== v51 ==
==> flow/design.v (excerpt) <==
module ame_sobel_filter #(
    parameter LINE_DATA_BITS = 7,
    parameter COMP_DATA_BITS = 8
) (
    input logic clk_i,
    input logic rst_n_i,
    input  logic comp_init_i,
    output logic comp_done_o,
    input logic [5:0] [LINE_DATA_BITS-1:0] line_data_i,
    output logic [3:0] [3:0] [COMP_DATA_BITS-1:0] comp_data_o
);
typedef enum logic [2:0] {
    IDLE   = 3'b000,
    COMP_1 = 3'b001,
    COMP_2 = 3'b010,
    COMP_3 = 3'b011,
    COMP_4 = 3'b100,
    COMP_5 = 3'b101,
    COMP_6 = 3'b110
} state_t;
state_t ctl_sta;
logic [5:0] [1:0] [COMP_DATA_BITS-1:0] line_data;
logic [3:0] [3:0] [COMP_DATA_BITS-1:0] comp_data;
typedef enum logic {
    DATA_1 = 1'b0,
    DATA_2 = 1'b1
} comp_data_t;
generate
    for (genvar i = 0; i < 6; i++) begin: comp_block
        assign line_data[i][DATA_1] = line_data_i[i];
        assign line_data[i][DATA_2] = line_data_i[i] << 1;
    end
endgenerate
logic comp_done;
assign comp_done_o = comp_done;
assign comp_data_o = comp_data;
always_ff @(posedge clk_i or negedge rst_n_i)
begin
    if (!rst_n_i) begin
        ctl_sta <= IDLE;
        comp_done <= 'b0;
        comp_data <= 'b0;
    end else begin
        case (ctl_sta)
            IDLE:
                ctl_sta <= comp_init_i ? COMP_1 : ctl_sta;
            COMP_1:
                ctl_sta <= COMP_2;
            COMP_2:
                ctl_sta <= COMP_3;
            COMP_3:
                ctl_sta <= COMP_4;
            COMP_4:
                ctl_sta <= COMP_5;
            COMP_5:
                ctl_sta <= COMP_6;
            COMP_6:
                ctl_sta <= comp_init_i ? COMP_1 : IDLE;
            default:
                ctl_sta <= IDLE;
        endcase
  ...
make LEC_CHECK=0 CAP_MARGIN=20 CORE_MARGIN=2 CORE_UTILIZATION=72 CTS_CLUSTER_DIAMETER=374 CTS_CLUSTER_SIZE=95 SLEW_MARGIN=20 finish   # period 1.53 ns
run.sh (not shown) runs the stock make flow with config.mk's settings and CLKGATE_MAP_FILE=.
v51: it failed with a tool error in 3_5_place_dp, so there are no final results.
Input-level comparison between v42 and v51:
- putting PLACE_DENSITY at 0.92 where nothing was set
- clearing CTS_CLUSTER_DIAMETER, which used to be 374
- clearing CTS_CLUSTER_SIZE, which used to be 95
- swapping 1.53 for 3.11 in the clock period (ns, I/O delays scaled along)
## What came out
v42: it failed with a tool error in 4_1_cts, so there are no final results.
Core region area came out exactly the same in v51 and v42.
Re number of library cell types mapped by synthesis: no difference whatsoever between v51 and v42.
Diff v42..v51 | total die size | unchanged
Number of buffers added on ports came out exactly the same in v51 and v42.
Input-level comparison between v37 and v42:
- CTS_CLUSTER_DIAMETER newly set to 49
- PLACE_DENSITY changed from 0.92 to 0.95
- CTS_CLUSTER_SIZE newly set to 31
- the clock period (ns, I/O delays scaled along) changed from 3.11 to 3.67
[summary]
- Synthesized area: v37 vs v42 identical
- Re number of cell instances after yosys synthesis: no difference whatsoever between v42 and v37.
- Comparing v42 against v37, there is no change at all in chip area.
- Diff v42..v37 | simple logic cell fraction of the synthesized area | unchanged
- v42 -> v37: placed standard-cell area decreased slightly
- v37 vs. v42: instance count after placement with tap cells included +0.63%; weighted congestion at the end of routability-driven global placement +about 1.2%; half-perimeter wire length after detailed placement +3800 um; synthesized cell count ~0 delta.
- In the summary table, v37 is marked failed, with error GRT-0116 raised in 5_1_grt.
- From v42 to v37, die outline width did not move at all.
- Post-placement worst setup slack for v37: 0.36 ns up relative to v42
Edits applied to the flow inputs when going from v37 to v5:
- CTS_CLUSTER_SIZE removed (was 31)
- PLACE_DENSITY removed (was 0.95)
- CORE_UTILIZATION changed from 72 to 66
==> comparison <==
- In v5 the implementation completed, yet the final layout does not meet the checks, the culprit being negative setup slack.
- Taking v37 as the reference, in v5 core utilization before placement went down by 5.9 points; global placement routability congestion went down by 0.39%; horizontal die dimension went up by 4.3%; area enclosed by the die boundary went up by about 9%; post-detailed-placement half-perimeter wirelength went down by about 17%.
[inputs] v1 vs v5
- CORE_UTILIZATION now 40, was 66
- CTS_CLUSTER_DIAMETER no longer set, was 49
- the clock period (ns, I/O delays scaled along) now 5.0, was 3.67
==> results <==
- v1 | stages: all done | timing, DRC, antenna: all pass
- Looking only at total met3 wirelength after detailed routing, and setting everything else aside, the higher value of v5 and v1 goes to v5.
- [compare] base=v5 new=v1: count of mapped cells out of synthesis about even, final cell count without fillers went down, fraction of power consumed by combinational cells shows a reduction of 5.0 points.
Input-level comparison between v49 and v1:
- an added PLACE_DENSITY_LB_ADDON of 0.19
- an added TNS_END_PERCENT of 5
- an added CTS_CLUSTER_SIZE of 99
- a change of CAP_MARGIN from 20 to 30
- a change of CORE_UTILIZATION from 40 to 30
- an added CORE_ASPECT_RATIO of 0.5
- an added CTS_CLUSTER_DIAMETER of 342
## What came out
- Between v49 and v1, register-to-register slack is lower for v1, v49 comes in above that.
- v49 ends up with a worst setup slack after placement that is 0.042 ns lower than in v1.
- Compared with v1, v49 shows a lower global-route usage.
- v49 against v1: placeable core area higher; core utilization shows a reduction of 11 points.
- Most utilized layer in the global route result: met1 -> v1, met2 -> v49

========
Starting RTL as in the previous note.
Settings: LEC_CHECK=0, ABC_AREA=1, CAP_MARGIN=20, CELL_PAD_IN_SITES_DETAIL_PLACEMENT=0, CELL_PAD_IN_SITES_GLOBAL_PLACEMENT=3, CORE_ASPECT_RATIO=1.55, CORE_MARGIN=3, CORE_UTILIZATION=56, CTS_CLUSTER_DIAMETER=192, CTS_CLUSTER_SIZE=89, HOLD_SLACK_MARGIN=-0.05, MAX_ROUTING_LAYER=met5, SLEW_MARGIN=10, TNS_END_PERCENT=65; clock period 3.92 ns.
The first run aborted during global placement without I/O (3_1_place_gp_skip_io).
Next try:
Settings changed: ABC_AREA 1 to default, CELL_PAD_IN_SITES_DETAIL_PLACEMENT 0 to default, CELL_PAD_IN_SITES_GLOBAL_PLACEMENT 3 to default, CORE_ASPECT_RATIO 1.55 to default, CORE_MARGIN 3 to 2, CORE_UTILIZATION 56 to 70, CTS_CLUSTER_DIAMETER 192 to default, CTS_CLUSTER_SIZE 89 to 37, HOLD_SLACK_MARGIN -0.05 to default, MAX_ROUTING_LAYER met5 to default, SLEW_MARGIN 10 to 20, TNS_END_PERCENT 65 to default.
Clock period 3.92 ns to 3.07 ns, I/O delays scaled along.
Outcome: With this change the flow never finished: it broke off in global routing (5_1_grt) (GRT-0232); synthesized cell count came out lower by 31%; die area came out lower by about 28%; area after synthesis came out lower by 8.8%.
Next try:
Settings changed: CTS_CLUSTER_SIZE 37 to default, SETUP_SLACK_MARGIN from default to 1.01.
Clock period 3.07 ns to 3.46 ns, I/O delays scaled along.
=>
- The new run died in clock tree synthesis (4_1_cts)
- die area stays the same
- synthesized area is unchanged
- synthesized cell count does not change
Next try:
Settings changed: CORE_UTILIZATION 70 to 65, SETUP_SLACK_MARGIN 1.01 to default.
Clock period 3.46 ns to 3.87 ns, I/O delays scaled along.
- The changed run produced a clean layout
- area after synthesis stays the same
- die size is higher by 7.5%
- synthesized cell count stays the same
Next try:
Settings changed: CORE_UTILIZATION 65 to 66, CTS_CLUSTER_SIZE from default to 41.
Clock period 3.87 ns to 3.08 ns, I/O delays scaled along.
- This time the run stopped in global routing (5_1_grt), error GRT-0232
- synthesized area stays the same
- die area drops by 1.5%
- synthesized cell count does not change

========
ame_sobel_filter again, from the RTL that the note above started with.
export LEC_CHECK = 0
export CAP_MARGIN = 20
export CORE_ASPECT_RATIO = 0.5
export CORE_MARGIN = 2
export CORE_UTILIZATION = 40
export CTS_CLUSTER_DIAMETER = 216
export CTS_CLUSTER_SIZE = 93
export SLEW_MARGIN = 20
export TNS_END_PERCENT = 5
create_clock -name core_clock -period 5.0 [get_ports {clk_i}]
==> next run, changes <==
==> flow/config.mk (replaced) <==
export PLATFORM = sky130hd
export DESIGN_NAME = ame_sobel_filter
export DESIGN_NICKNAME = ame_sobel_filter
export VERILOG_FILES = /design/flow/design.v
export SDC_FILE = /design/flow/constraint.sdc
export NUM_CORES = 4
export LEC_CHECK = 0
export CAP_MARGIN = 30
export CORE_ASPECT_RATIO = 1.4
export CORE_MARGIN = 2
export CORE_UTILIZATION = 70
export CTS_CLUSTER_DIAMETER = 342
export CTS_CLUSTER_SIZE = 99
export SLEW_MARGIN = 20
export TNS_END_PERCENT = 15
After rerunning:
- count of clock-buffer cells in the layout rose by 6
- via count rose by 6.8%
- final cell count fell by 11%
- total power rose by 0.59%
==> next run, changes <==
==> flow/config.mk (replaced) <==
export PLATFORM = sky130hd
export DESIGN_NAME = ame_sobel_filter
export DESIGN_NICKNAME = ame_sobel_filter
export VERILOG_FILES = /design/flow/design.v
export SDC_FILE = /design/flow/constraint.sdc
export NUM_CORES = 4
export LEC_CHECK = 0
export CAP_MARGIN = 20
export CORE_MARGIN = 2
export CORE_UTILIZATION = 40
export SLEW_MARGIN = 20
==> flow/constraint.sdc (replaced) <==
create_clock -name core_clock -period 4.3 [get_ports {clk_i}]
set_input_delay 0.8600 -clock core_clock [delete_from_list [all_inputs] [get_ports {clk_i}]]
set_output_delay 0.8600 -clock core_clock [all_outputs]
set_load 0.01 [all_outputs]
Result: Utilization fell by 34 points; power grows by 21%; cell count went up by 16%; setup slack got worse by 0.56 ns; critical path depth does not change; sequential power increases by 16%.
==> next run, changes <==
--- a/flow/config.mk
+++ b/flow/config.mk
@@ -9,3 +9,3 @@
 export CORE_MARGIN = 2
-export CORE_UTILIZATION = 40
+export CORE_UTILIZATION = 50
 export SLEW_MARGIN = 20
After rerunning: Design area is lower by 1.8%. Critical path depth is higher by 2. Sequential share of layout area is higher by 0.37 points. Worst hold slack is better by 0.031 ns. Routed wire length is lower by 4.5%. First-iteration DRC count is higher by 0.57%. Maximum frequency is lower by 0.65%. Setup slack is worse by 0.026 ns. Synthesized area is unchanged. Power is lower by 3.5%. Core utilization is higher by 12 points.
==> next run, changes <==
--- a/flow/config.mk
+++ b/flow/config.mk
@@ -7,5 +7,7 @@
 export LEC_CHECK = 0
+export ABC_AREA = 1
 export CAP_MARGIN = 20
 export CORE_MARGIN = 2
-export CORE_UTILIZATION = 50
+export CORE_UTILIZATION = 67
+export CTS_CLUSTER_SIZE = 73
 export SLEW_MARGIN = 20
==> flow/constraint.sdc (replaced) <==
create_clock -name core_clock -period 3.87 [get_ports {clk_i}]
set_input_delay 0.7740 -clock core_clock [delete_from_list [all_inputs] [get_ports {clk_i}]]
set_output_delay 0.7740 -clock core_clock [all_outputs]
set_load 0.01 [all_outputs]
Sequential share of layout area decreases by 1.8 points; total power increases by 8.3%; non-clock buffer count increases by 35; utilization increases by 22 points; setup slack gets better by 0.0049 ns; clock power increases by 20%.
==> next run, changes <==
--- a/flow/config.mk
+++ b/flow/config.mk
@@ -7,7 +7,6 @@
 export LEC_CHECK = 0
-export ABC_AREA = 1
 export CAP_MARGIN = 20
 export CORE_MARGIN = 2
-export CORE_UTILIZATION = 67
-export CTS_CLUSTER_SIZE = 73
+export CORE_UTILIZATION = 66
+export CTS_CLUSTER_SIZE = 41
 export SLEW_MARGIN = 20
==> flow/constraint.sdc (replaced) <==
create_clock -name core_clock -period 3.1 [get_ports {clk_i}]
set_input_delay 0.6200 -clock core_clock [delete_from_list [all_inputs] [get_ports {clk_i}]]
set_output_delay 0.6200 -clock core_clock [all_outputs]
set_load 0.01 [all_outputs]
With this change the flow did not get past 5_1_grt (GRT-0232). Synthesized area is lower by 8.8%. Die size is lower by 7.3%. Synthesized cell count is lower by 31%.
No activity file was given, so power comes from the tool's default toggle rates.
